## maxfinder
module maxfinder(clk, rst, start, x1, x2, x3, x4, eps, done, result);
Size: about 1400 cells after synthesis, ~120 flip-flops, ~34 I/O pins.
Settings: LEC_CHECK=0, ABC_AREA=0, CAP_MARGIN=35, CELL_PAD_IN_SITES_GLOBAL_PLACEMENT=1, CORE_ASPECT_RATIO=0.5, CORE_MARGIN=2, CORE_UTILIZATION=40, CTS_CLUSTER_DIAMETER=400, CTS_CLUSTER_SIZE=98, GPL_ROUTABILITY_DRIVEN=0, SETUP_SLACK_MARGIN=-0.17, SLEW_MARGIN=0, TNS_END_PERCENT=20; clock period 9.0 ns.
run.sh (not shown) runs the stock make flow with config.mk's settings and CLKGATE_MAP_FILE=.
Rerun with:
Settings changed: CAP_MARGIN 35 to 20, CELL_PAD_IN_SITES_GLOBAL_PLACEMENT 1 to default, CORE_ASPECT_RATIO 0.5 to 1.94.
Routed wire length came out higher by 0.44%.
Count of clock-buffer cells in the layout came out higher by 1.
Register-to-register slack got worse by 0.02 ns.
Rerun with:
Settings changed: ABC_AREA 0 to default, CORE_ASPECT_RATIO 1.94 to default, CTS_CLUSTER_DIAMETER 400 to 266, CTS_CLUSTER_SIZE 98 to 99, SETUP_SLACK_MARGIN -0.17 to default, SLEW_MARGIN 0 to 20, TNS_END_PERCENT 20 to 15.
Effect:
- cell area fell by 0.40%
- hold slack is about the same
- register-to-register slack gains 0.06 ns
- maximum frequency rose by 0.97%
- utilization rose by 0.14 points
- clock skew fell by 0.0055 ns
Rerun with:
Settings changed: ABC_AREA from default to 0, CORE_ASPECT_RATIO from default to 1.94, CTS_CLUSTER_DIAMETER 266 to 400, CTS_CLUSTER_SIZE 99 to 98, GPL_ROUTABILITY_DRIVEN 0 to default, SETUP_SLACK_MARGIN from default to -0.17, TNS_END_PERCENT 15 to default.
Power went up by 2.2%.
Design area went up by 0.55%.
Worst setup slack gets worse by 0.029 ns.
Register-to-register slack got worse by 0.03 ns.
Rerun with:
Settings changed: ABC_AREA 0 to default, CORE_ASPECT_RATIO 1.94 to default, CORE_UTILIZATION 40 to 63, SETUP_SLACK_MARGIN -0.17 to default.
Effect: The new run completed without violations; worst hold slack stays flat; die area went down by 36%; via count goes down by 1.9%; total power came out higher by 1.4%; maximum frequency hardly moves.

---

Starting RTL as in the previous note.
Settings: LEC_CHECK=0, CAP_MARGIN=10, CORE_MARGIN=9, CORE_UTILIZATION=15, CTS_CLUSTER_DIAMETER=95, CTS_CLUSTER_SIZE=11, GPL_TIMING_DRIVEN=0, MIN_ROUTING_LAYER=met1, SLEW_MARGIN=10; clock period 9.0 ns.
The first run produced a clean layout.
==> next run, changes <==
==> flow/config.mk (replaced) <==
export PLATFORM = sky130hd
export DESIGN_NAME = maxfinder
export DESIGN_NICKNAME = maxfinder
export VERILOG_FILES = /design/flow/design.v
export SDC_FILE = /design/flow/constraint.sdc
export NUM_CORES = 4
export LEC_CHECK = 0
export CAP_MARGIN = 20
export CORE_MARGIN = 2
export CORE_UTILIZATION = 40
export SLEW_MARGIN = 20
Outcome:
- final cell count fell by 28%
- clock skew rose by 0.0051 ns
- synthesized area is unchanged
- register-to-register slack gets better by 0.24 ns
- wire length fell by 10%
- via count fell by 1.4%
- clock power fell by 13%
- maximum frequency rose by 3.7%
- power fell by 3.8%
- die size fell by 65%
- final area fell by 7.0%
==> next run, changes <==
--- a/flow/config.mk
+++ b/flow/config.mk
@@ -7,5 +7,7 @@
 export LEC_CHECK = 0
 export CAP_MARGIN = 20
-export CORE_MARGIN = 2
+export CORE_MARGIN = 10
 export CORE_UTILIZATION = 40
+export CTS_CLUSTER_DIAMETER = 398
+export CTS_CLUSTER_SIZE = 98
 export SLEW_MARGIN = 20
Outcome:
- synthesized cell count does not change
- global-route usage decreases by 2.7 points
- wire length rises by about 1.2%
- power is higher by 4.0%
- flip-flop count does not change
==> next run, changes <==
--- a/flow/config.mk
+++ b/flow/config.mk
@@ -6,8 +6,8 @@
 export NUM_CORES = 4
 export LEC_CHECK = 0
-export CAP_MARGIN = 20
-export CORE_MARGIN = 10
+export CAP_MARGIN = 10
+export CORE_MARGIN = 2
 export CORE_UTILIZATION = 40
-export CTS_CLUSTER_DIAMETER = 398
-export CTS_CLUSTER_SIZE = 98
+export CTS_CLUSTER_SIZE = 11
+export GPL_TIMING_DRIVEN = 0
 export SLEW_MARGIN = 20
Outcome: The changed run finished clean; core utilization grows by 0.35 points; maximum frequency shrinks by 4.1%; register-to-register slack loses 0.28 ns; cell count grows by about 2%; routed wire length grows by 8.3%; sequential share of layout area shrinks by 0.13 points; design area grows by about 0.8%.

---

== job 1553 ==
Starting RTL as in the previous note.
## maxfinder
module maxfinder(clk, rst, start, x1, x2, x3, x4, eps, done, result);
input clk, start, rst;
input [4:0] x1, x2, x3, x4, eps;
output done;
output [4:0] result;
wire wen, wenep, sel, zer;
DataPath datapath(clk, rst, x1, x2, x3, x4, eps, wen, wenep, sel, zer, result);
controller con(clk, rst, start, zer, wen, wenep, sel, done);
endmodule
Settings: LEC_CHECK=0, ABC_AREA=1, CAP_MARGIN=5, CORE_MARGIN=2, CORE_UTILIZATION=72, CTS_CLUSTER_DIAMETER=236, CTS_CLUSTER_SIZE=74, HOLD_SLACK_MARGIN=0.07, PLACE_DENSITY=0.35, SLEW_MARGIN=20; clock period 5.01 ns.
Job 1553 finished every stage; the final checks, however, were not passed, the failures being negative setup slack.
## Diff of input files: job 3174 against job 1553
Settings: a deleted HOLD_SLACK_MARGIN that had been 0.07; a change of CAP_MARGIN from 5 to 20; a change of PLACE_DENSITY from 0.35 to 0.67; a deleted CTS_CLUSTER_DIAMETER that had been 236.
Findings:
The layout from job 3174, despite a flow that completed every stage, fails the layout checks, with the failing checks listed as negative setup slack. Ran to the end and failed final checks on negative setup slack: job 1553. Taking job 1553 as the reference, in job 3174 final cell count held steady, number of unique standard cell types used by synthesis held steady, worst slew slack as a fraction of its limit held steady.
Input-level comparison between job 6535 and job 3174:
Settings: SETUP_SLACK_MARGIN newly set to 1.36; PLACE_DENSITY removed (was 0.67); CTS_CLUSTER_DIAMETER newly set to 27; CORE_UTILIZATION changed from 72 to 68; HOLD_SLACK_MARGIN newly set to -0.09.
==> comparison <==
- Job 6535: complete, dirty (negative setup slack)
- Summary — post-route fraction of the period consumed by the critical path, job 6535 relative to job 3174: lower, by 1.0 points.
- From job 3174 to job 6535 the numbers moved as follows: number of iterations in the first detailed-routing pass went down by 3; detailed-route via count fell about 5.6%.
- Combined buffer and inverter count along the critical path, job 3174 and job 6535: lower on job 6535
- Any difference in global-route wire length before repair between job 6535 and job 3174 is small enough to ignore.
- Floorplan core density, job 3174 and job 6535, higher one = job 3174.
- Sequential group share of total power is higher on job 3174
#### Input delta (job 5419 over job 6535)
Settings: an added PLACE_DENSITY_LB_ADDON of 0.27; a change of CORE_UTILIZATION from 68 to 72; a deleted HOLD_SLACK_MARGIN that had been -0.09; a deleted SETUP_SLACK_MARGIN that had been 1.36; a deleted CTS_CLUSTER_DIAMETER that had been 27; a change of the clock period (ns, I/O delays scaled along) from 5.01 to 5.13.
Results
Finished, but not clean: job 5419, with negative setup slack. Summary of job 5419 over job 6535: number of buffers inserted by post-CTS setup repair shows a reduction of 22, combinational power shows no meaningful change, sequential share of cell area shows an increase of 0.41 points. Summary: with job 6535 as the reference, total power in job 5419 moved down slightly. The run showing the smaller final cell count is job 6535. When job 5419 is measured against job 6535, its clock period minus worst slack turns out 0.48 ns higher.
Power is estimated from default activity; no workload was simulated.
